== the baseline ==
==> flow/design.v (excerpt) <==
module calc_didactic(
        clk,
        rst,
        mem_addr,
        mem_we,
        mem_wdata,
        mem_rdata
    );
Size in the first run: ~2200 cells after synthesis, about 240 flip-flops.
==> flow/config.mk <==
export PLATFORM = sky130hd
export DESIGN_NAME = calc_didactic
export DESIGN_NICKNAME = calc_didactic
export VERILOG_FILES = /design/flow/design.v
export SDC_FILE = /design/flow/constraint.sdc
export NUM_CORES = 4
export LEC_CHECK = 0
export ABC_AREA = 1
export CAP_MARGIN = 5
export CELL_PAD_IN_SITES_DETAIL_PLACEMENT = 0
export CELL_PAD_IN_SITES_GLOBAL_PLACEMENT = 3
export CORE_ASPECT_RATIO = 1.05
export CORE_MARGIN = 9
export CORE_UTILIZATION = 51
export CTS_CLUSTER_SIZE = 45
export MAX_ROUTING_LAYER = met4
export PLACE_DENSITY_LB_ADDON = 0.12
export SETUP_SLACK_MARGIN = 0.91
export SLEW_MARGIN = 35
export TNS_END_PERCENT = 70
==> flow/constraint.sdc <==
create_clock -name core_clock -period 5.57 [get_ports {clk}]
set_input_delay 1.1140 -clock core_clock [delete_from_list [all_inputs] [get_ports {clk}]]
set_output_delay 1.1140 -clock core_clock [all_outputs]
set_load 0.01 [all_outputs]
run.sh (not shown) runs the stock make flow with config.mk's settings and CLKGATE_MAP_FILE=.
The baseline did not finish: a tool error stopped it during 3_1_place_gp_skip_io.
Modified inputs, the candidate compared to the baseline
Settings: SLEW_MARGIN now 20, was 35; SETUP_SLACK_MARGIN now 1.26, was 0.91; PLACE_DENSITY_LB_ADDON no longer set, was 0.12; CTS_CLUSTER_SIZE no longer set, was 45; CELL_PAD_IN_SITES_GLOBAL_PLACEMENT no longer set, was 3; CAP_MARGIN now 20, was 5; CORE_ASPECT_RATIO no longer set, was 1.05; TNS_END_PERCENT no longer set, was 70; ABC_AREA no longer set, was 1; CORE_MARGIN now 2, was 9; CELL_PAD_IN_SITES_DETAIL_PLACEMENT no longer set, was 0; MAX_ROUTING_LAYER no longer set, was met4; CORE_UTILIZATION now 58, was 51; the clock period (ns, I/O delays scaled along) now 6.88, was 5.57.
Findings:
- Looking at die size across the baseline and the candidate, the one that comes out lower is the candidate.
- Cmp the baseline and the candidate / post-synthesis cell area / lower: the candidate
- Yosys stat cell total (the candidate / the baseline): 0.817
- Comparing the baseline and the candidate, synthesized cell count is lower on the candidate.
- The candidate | stages: all done | timing, DRC, antenna: all pass
- Taking the baseline as 1.0, the candidate lands at 0.826 on synthesized net count.

========
## v29
Starting RTL as in the previous note.
Settings: LEC_CHECK=0, CAP_MARGIN=20, CORE_MARGIN=2, CORE_UTILIZATION=42, CTS_CLUSTER_DIAMETER=165, MAX_ROUTING_LAYER=met4, PLACE_DENSITY=0.57, SLEW_MARGIN=10; clock period 8.61 ns.
Edits applied to the flow inputs when going from v29 to v20:
# v29
export LEC_CHECK = 0
export CAP_MARGIN = 20
export CORE_MARGIN = 2
export CORE_UTILIZATION = 42
export CTS_CLUSTER_DIAMETER = 165
export MAX_ROUTING_LAYER = met4
export PLACE_DENSITY = 0.57
export SLEW_MARGIN = 10
create_clock -name core_clock -period 8.61 [get_ports {clk}]
# v20
export LEC_CHECK = 0
export CAP_MARGIN = 20
export CORE_MARGIN = 2
export CORE_UTILIZATION = 71
export CTS_CLUSTER_SIZE = 37
export SETUP_SLACK_MARGIN = 0.7
export SLEW_MARGIN = 20
create_clock -name core_clock -period 5.2 [get_ports {clk}]
- v20 did not finish; the tool stopped in global routing (5_1_grt) with error GRT-0116.
- For the final weighted congestion of routability-driven global placement, v20 came in 15% higher than v29 did.
- Re placed instance count: v20 is about 2.2% up on v29.
- Diff v29 -> v20 | number of cell rows | decrease of about 24%
- In the metrics for v29 and v20, the one carrying the lower core region area is v20.
Edits applied to the flow inputs when going from v20 to v1:
# v20
export LEC_CHECK = 0
export CAP_MARGIN = 20
export CORE_MARGIN = 2
export CORE_UTILIZATION = 71
export CTS_CLUSTER_SIZE = 37
export SETUP_SLACK_MARGIN = 0.7
export SLEW_MARGIN = 20
create_clock -name core_clock -period 5.2 [get_ports {clk}]
# v1
export LEC_CHECK = 0
export CAP_MARGIN = 20
export CORE_MARGIN = 2
export CORE_UTILIZATION = 40
export SLEW_MARGIN = 20
create_clock -name core_clock -period 10.0 [get_ports {clk}]
==> comparison <==
v1 completed end to end with timing, DRC and antenna clean.
v1: count of cells resized by post-cts repair 252 below v20
v1 — cell count after placement 56 lower, v20 as reference
v1 against v20: die size +18000 um^2; total CTS buffers higher; width of the die went up 32%.
Comparing v20 and v1, the higher total number of placement rows was measured on v1.
Buffer count from post-CTS setup fixing: v1 < v20
Input-level comparison between v24 and v1:
# v1
export LEC_CHECK = 0
export CAP_MARGIN = 20
export CORE_MARGIN = 2
export CORE_UTILIZATION = 40
export SLEW_MARGIN = 20
create_clock -name core_clock -period 10.0 [get_ports {clk}]
# v24
export LEC_CHECK = 0
export ABC_AREA = 1
export CAP_MARGIN = 20
export CORE_MARGIN = 2
export CORE_UTILIZATION = 70
export CTS_CLUSTER_DIAMETER = 49
export PLACE_DENSITY = 0.84
export SLEW_MARGIN = 20
create_clock -name core_clock -period 5.94 [get_ports {clk}]
--- outcome ---
- Relative to v1, count of buffers added by post-CTS timing repair for setup has increased by 10 in v24.
- What v1 reported for non-clock buffer count has to be multiplied by 1.5 to get the figure for v24.
- Total power of v24 is higher than that of v1.
- v24 finished every stage; the final checks, however, were not passed, the failures being negative setup slack.
- v24 vs v1 — global router's overall resource usage rose 24 points.
- For the initial antenna violation count, v24 came in 1 higher than v1 did.
- Delta(via count, v24 - v1) > 0
- Detailed-route wire length per cell: v24 higher than v1
- NOTE first-pass GRT wire length v1->v24 increased by more than 10%
- Delta (v24 minus v1): cell area after layout now larger, final non-filler cell total increased by 313 relative to the old numbers, register area share after synthesis now sits lower.
No activity file was given, so power comes from the tool's default toggle rates.
